// AXI_LITE_PROJ
module AXI_LITE_PROJ #(
    parameter   ADDRESS     =   32,
    parameter   DATA_WIDTH  =   32
)
(
    input                   clk,
    input                   reset_n,
    input      [31:0]       C_ADRR,
    input      [31:0]       C_DATA,
    input                   C_VALID,
    input                   C_VALID_R,
    input      [31:0]       C_ADRR_R,
    output     [31:0]       C_DATA_READ,
    input      [3:0 ]       C_STRB,
    output reg              READY_S
);
Size in the first run: about 710 flip-flops, roughly 45000 um^2 of cells after synthesis.
export LEC_CHECK = 0
export ABC_AREA = 0
export CAP_MARGIN = 30
export CELL_PAD_IN_SITES_GLOBAL_PLACEMENT = 3
export CORE_ASPECT_RATIO = 0.56
export CORE_MARGIN = 2
export CORE_UTILIZATION = 40
export CTS_CLUSTER_SIZE = 50
export GPL_ROUTABILITY_DRIVEN = 1
export GPL_TIMING_DRIVEN = 0
export PLACE_DENSITY_LB_ADDON = 0.19
export SLEW_MARGIN = 30
create_clock -name core_clock -period 7.69 [get_ports {clk}]
run.sh (not shown) runs the stock make flow with config.mk's settings and CLKGATE_MAP_FILE=.
The starting point ran to the end with violations: setup timing.
Next try:
==> flow/config.mk (replaced) <==
export PLATFORM = sky130hd
export DESIGN_NAME = AXI_LITE_PROJ
export DESIGN_NICKNAME = AXI_LITE_PROJ
export VERILOG_FILES = /design/flow/design.v
export SDC_FILE = /design/flow/constraint.sdc
export NUM_CORES = 4
export LEC_CHECK = 0
export CAP_MARGIN = 20
export CORE_MARGIN = 2
export CORE_UTILIZATION = 40
export PLACE_DENSITY = 0.6
export SLEW_MARGIN = 20
==> flow/constraint.sdc (replaced) <==
create_clock -name core_clock -period 11.3 [get_ports {clk}]
set_input_delay 2.2600 -clock core_clock [delete_from_list [all_inputs] [get_ports {clk}]]
set_output_delay 2.2600 -clock core_clock [all_outputs]
set_load 0.01 [all_outputs]
With this change the flow produced a clean layout.
Design area is lower by 6.3%.
Wire length is lower by 28%.
Power is lower by 32%.
Die size is about the same.

Setup of wip/fjord:
Starting RTL as in the previous note.
export LEC_CHECK = 0
export CAP_MARGIN = 20
export CORE_MARGIN = 2
export CORE_UTILIZATION = 66
export CTS_CLUSTER_SIZE = 51
export SETUP_SLACK_MARGIN = -0.08
export SLEW_MARGIN = 20
create_clock -name core_clock -period 6.62 [get_ports {clk}]
wip/fjord had finished all stages when the layout checks came back failing, citing negative setup slack.
Setup changes, wip/fjord to wip/delta
Settings: CORE_MARGIN: 2 -> 7; MAX_ROUTING_LAYER: unset -> met4; CTS_CLUSTER_SIZE: 51 -> 69; SETUP_SLACK_MARGIN: -0.08 -> unset; PLACE_DENSITY: unset -> 0.6; CORE_UTILIZATION: 66 -> 40; the clock period (ns, I/O delays scaled along): 6.62 -> 10.0.
==> comparison <==
Combinational power ended up 39% lower on wip/delta than on wip/fjord. Summary of wip/delta over wip/fjord: met1 usage in global routing went down, count of TritonRoute iterations in the first routing pass decreased 7. Across both runs, number of antenna violations at the first check in global routing was lower for wip/delta than for wip/fjord. Post-synthesis sequential element count: wip/fjord vs wip/delta identical. Cmp wip/fjord and wip/delta / final RePlAce weighted congestion / higher: wip/fjord. Diff wip/fjord -> wip/delta | total power | decrease of about 34%. wip/delta vs. wip/fjord: worst clock skew on the final layout went down by 33 ps. wip/delta: done, clean on timing, DRC and antenna. Summary of wip/delta over wip/fjord: routed wire length went down; total antenna diodes in the routed design went down; average wire per cell in the routed design went down.
What wip/lagoon does differently from wip/delta at the input level:
Settings: changing CORE_UTILIZATION from 40 to 58; changing CORE_MARGIN from 7 to 2; changing CTS_CLUSTER_SIZE from 69 to 39; removing MAX_ROUTING_LAYER (formerly met4); changing the clock period (ns, I/O delays scaled along) from 10.0 to 6.42.
- Compared with wip/delta, wip/lagoon shows cell depth of the worst flop-to-flop path higher by 1.
- Flip-flop and latch share of the layout cell area, wip/delta and wip/lagoon, higher one = wip/delta.
- FAIL: wip/lagoon; every other run in wip/delta and wip/lagoon is clean
- From wip/delta to wip/lagoon, area share of fa/ha/maj cells after synthesis did not move at all.
- On CTS buffer count: between wip/delta and wip/lagoon, it ends up higher for wip/delta.
- wip/lagoon against wip/delta; via count of the first global-routing pass is up by a little under 10%.
- The combinational power share in wip/lagoon sits 0.3 points above the value recorded for wip/delta.

Starting RTL as in the previous note.
clock: 7.87 ns
lec_check: 0
abc_area: 0
cap_margin: 20
cell_pad_in_sites_global_placement: 2
core_aspect_ratio: 1.03
core_margin: 7
core_utilization: 34
cts_cluster_diameter: 155
gpl_routability_driven: 0
min_routing_layer: met1
setup_slack_margin: 0.58
slew_margin: 20
tns_end_percent: 5
Edit:
Settings changed: ABC_AREA 0 to 1, CAP_MARGIN 20 to 40, CORE_ASPECT_RATIO 1.03 to 0.93, CORE_MARGIN 7 to 5, CORE_UTILIZATION 34 to 64, CTS_CLUSTER_DIAMETER 155 to 68, CTS_CLUSTER_SIZE set to 69, GPL_ROUTABILITY_DRIVEN 0 to 1, GPL_TIMING_DRIVEN set to 0, MAX_ROUTING_LAYER set to met5, MIN_ROUTING_LAYER met1 to unset, PLACE_DENSITY_LB_ADDON set to 0.18, SETUP_SLACK_MARGIN 0.58 to 0.2, SLEW_MARGIN 20 to 30, TNS_END_PERCENT 5 to 85.
Clock period 7.87 ns to 10.0 ns, I/O delays scaled along.
Result:
- The new run stopped in global placement without I/O
- area after synthesis came out higher by about 10%
- die area came out lower by about 40%
- synthesized cell count came out higher by 76%
Power and IR drop assume default switching activity.
